// ame_sobel_filter
module ame_sobel_filter #(
    parameter LINE_DATA_BITS = 7,
    parameter COMP_DATA_BITS = 8
) (
    input logic clk_i,
    input logic rst_n_i,
    input  logic comp_init_i,
    output logic comp_done_o,
    input logic [5:0] [LINE_DATA_BITS-1:0] line_data_i,
    output logic [3:0] [3:0] [COMP_DATA_BITS-1:0] comp_data_o
);
For scale: ~1,500 cells after synthesis, ~140 flip-flops, ~14,000 um^2 of cells after synthesis.
Settings: LEC_CHECK=0, CAP_MARGIN=20, CORE_ASPECT_RATIO=1.88, CORE_MARGIN=2, CORE_UTILIZATION=65, CTS_CLUSTER_DIAMETER=356, GPL_ROUTABILITY_DRIVEN=0, PLACE_DENSITY_LB_ADDON=0.02, SLEW_MARGIN=25; clock period 7.68 ns.
run.sh (not shown) runs the stock make flow with config.mk's settings and CLKGATE_MAP_FILE=.
Then changed:
CAP_MARGIN = 5   (was 20)
CORE_ASPECT_RATIO = not set   (was 1.88)
CORE_UTILIZATION = 72   (was 65)
CTS_CLUSTER_DIAMETER = not set   (was 356)
GPL_ROUTABILITY_DRIVEN = not set   (was 0)
PLACE_DENSITY_LB_ADDON = not set   (was 0.02)
SLEW_MARGIN = 40   (was 25)
clock period = 1.91 ns   (was 7.68 ns; I/O delays follow)
The changed run died in detailed placement (3_5_place_dp).
Die area drops by 9.7%.
Synthesized area stays the same.
Synthesized cell count stays the same.
Then changed:
CAP_MARGIN = 20   (was 5)
CORE_UTILIZATION = 66   (was 72)
CTS_CLUSTER_SIZE = 41   (was not set)
SLEW_MARGIN = 20   (was 40)
clock period = 3.1 ns   (was 1.91 ns; I/O delays follow)
Effect: Now the flow died in global routing (5_1_grt), error GRT-0232. Area after synthesis is unchanged. Synthesized cell count does not change. Die size went up by 8.8%.
Then changed:
CORE_UTILIZATION = 72   (was 66)
CTS_CLUSTER_SIZE = not set   (was 41)
PLACE_DENSITY = 0.95   (was not set)
clock period = 3.11 ns   (was 3.1 ns; I/O delays follow)
The new run stopped in clock tree synthesis (4_1_cts), error DPL-0038; synthesized area does not change; die area drops by about 8%; synthesized cell count is unchanged.
Then changed:
CTS_CLUSTER_DIAMETER = 49   (was not set)
CTS_CLUSTER_SIZE = 31   (was not set)
PLACE_DENSITY = 0.92   (was 0.95)
clock period = 3.67 ns   (was 3.11 ns; I/O delays follow)
=> With this change the flow aborted during global routing (5_1_grt); synthesized area is unchanged; die area is unchanged; synthesized cell count is unchanged.
Then changed:
CORE_UTILIZATION = 66   (was 72)
CTS_CLUSTER_DIAMETER = not set   (was 49)
CTS_CLUSTER_SIZE = 41   (was 31)
PLACE_DENSITY = not set   (was 0.92)
clock period = 3.08 ns   (was 3.67 ns; I/O delays follow)
The changed run did not get past global routing (5_1_grt).
Area after synthesis is unchanged.
Synthesized cell count is unchanged.
Die area increases by a little under a tenth.

* * *

Setup of JK:
ame_sobel_filter again, from the RTL that the note above started with.
clock: 2.4 ns
lec_check: 0
abc_area: 1
cap_margin: 20
cell_pad_in_sites_detail_placement: 2
core_aspect_ratio: 1.09
core_margin: 2
core_utilization: 62
cts_cluster_size: 68
gpl_routability_driven: 0
gpl_timing_driven: 0
hold_slack_margin: -0.01
min_routing_layer: met2
place_density_lb_addon: 0.09
slew_margin: 10
JK never completed; the flow aborted with a tool error in detailed placement (3_5_place_dp).
For MS, these inputs were changed with respect to JK:
# JK
export LEC_CHECK = 0
export ABC_AREA = 1
export CAP_MARGIN = 20
export CELL_PAD_IN_SITES_DETAIL_PLACEMENT = 2
export CORE_ASPECT_RATIO = 1.09
export CORE_MARGIN = 2
export CORE_UTILIZATION = 62
export CTS_CLUSTER_SIZE = 68
export GPL_ROUTABILITY_DRIVEN = 0
export GPL_TIMING_DRIVEN = 0
export HOLD_SLACK_MARGIN = -0.01
export MIN_ROUTING_LAYER = met2
export PLACE_DENSITY_LB_ADDON = 0.09
export SLEW_MARGIN = 10
create_clock -name core_clock -period 2.4 [get_ports {clk_i}]
# MS
export LEC_CHECK = 0
export CAP_MARGIN = 20
export CORE_MARGIN = 2
export CORE_UTILIZATION = 40
export SLEW_MARGIN = 20
create_clock -name core_clock -period 4.3 [get_ports {clk_i}]
Results
[compare] base=JK new=MS: xor/xnor share of the synthesized area went up by 5.3 points, area fraction in full adders, half adders and majority gates went up by 3.0 points.
MS: no failed stages, no open violations at the end
Of MS and JK, JK shows the higher summed standard-cell area reported by yosys, with MS below it.
Summary: with JK as the reference, post-synthesis net count in MS moved down by more than a quarter.
MS vs JK, synthesized area went down by 8.8%.
### MS -> AL
# MS
export LEC_CHECK = 0
export CAP_MARGIN = 20
export CORE_MARGIN = 2
export CORE_UTILIZATION = 40
export SLEW_MARGIN = 20
create_clock -name core_clock -period 4.3 [get_ports {clk_i}]
# AL
export LEC_CHECK = 0
export CAP_MARGIN = 20
export CORE_MARGIN = 2
export CORE_UTILIZATION = 70
export CTS_CLUSTER_SIZE = 37
export SLEW_MARGIN = 20
create_clock -name core_clock -period 3.07 [get_ports {clk_i}]
==> results <==
AL: aborted in global routing (5_1_grt) (tool error). Of AL and MS, it is AL that has the higher final weighted congestion of routability-driven global placement. Gate count after technology mapping came out exactly the same in AL and MS. Post-cts repair resize count, AL and MS: smaller value in MS. Measured against AL, the die area of MS comes out at 1.7 times the reference value. Reported for AL and MS, boundary pin count turned out identical to the last digit. Measured against each other, AL and MS differ in buffers inserted during post-CTS setup optimization, the lower figure coming from MS. Looking only at pre-CTS setup slack, and setting everything else aside, the lower value of AL and MS goes to AL.
Here is what was changed in the inputs of TR compared with AL.
# AL
export LEC_CHECK = 0
export CAP_MARGIN = 20
export CORE_MARGIN = 2
export CORE_UTILIZATION = 70
export CTS_CLUSTER_SIZE = 37
export SLEW_MARGIN = 20
create_clock -name core_clock -period 3.07 [get_ports {clk_i}]
# TR
export LEC_CHECK = 0
export CAP_MARGIN = 20
export CORE_MARGIN = 2
export CORE_UTILIZATION = 40
export SLEW_MARGIN = 20
create_clock -name core_clock -period 5.0 [get_ports {clk_i}]
--- outcome ---
TR: no failed stages, no open violations at the end
From AL to TR the numbers moved as follows: x dimension of the die +about 30%; post-CTS repair timing setup buffer count -40; synthesized area ~0 delta; core footprint +76%.
Reported for TR and AL, yosys stat cell total turned out identical to the last digit.
[compare] base=AL new=TR: post-DP HPWL fell by 2.9%; post-cts gate resize count fell by 246; floorplan row count rose by 33%; die size rose by 0.016 mm^2.
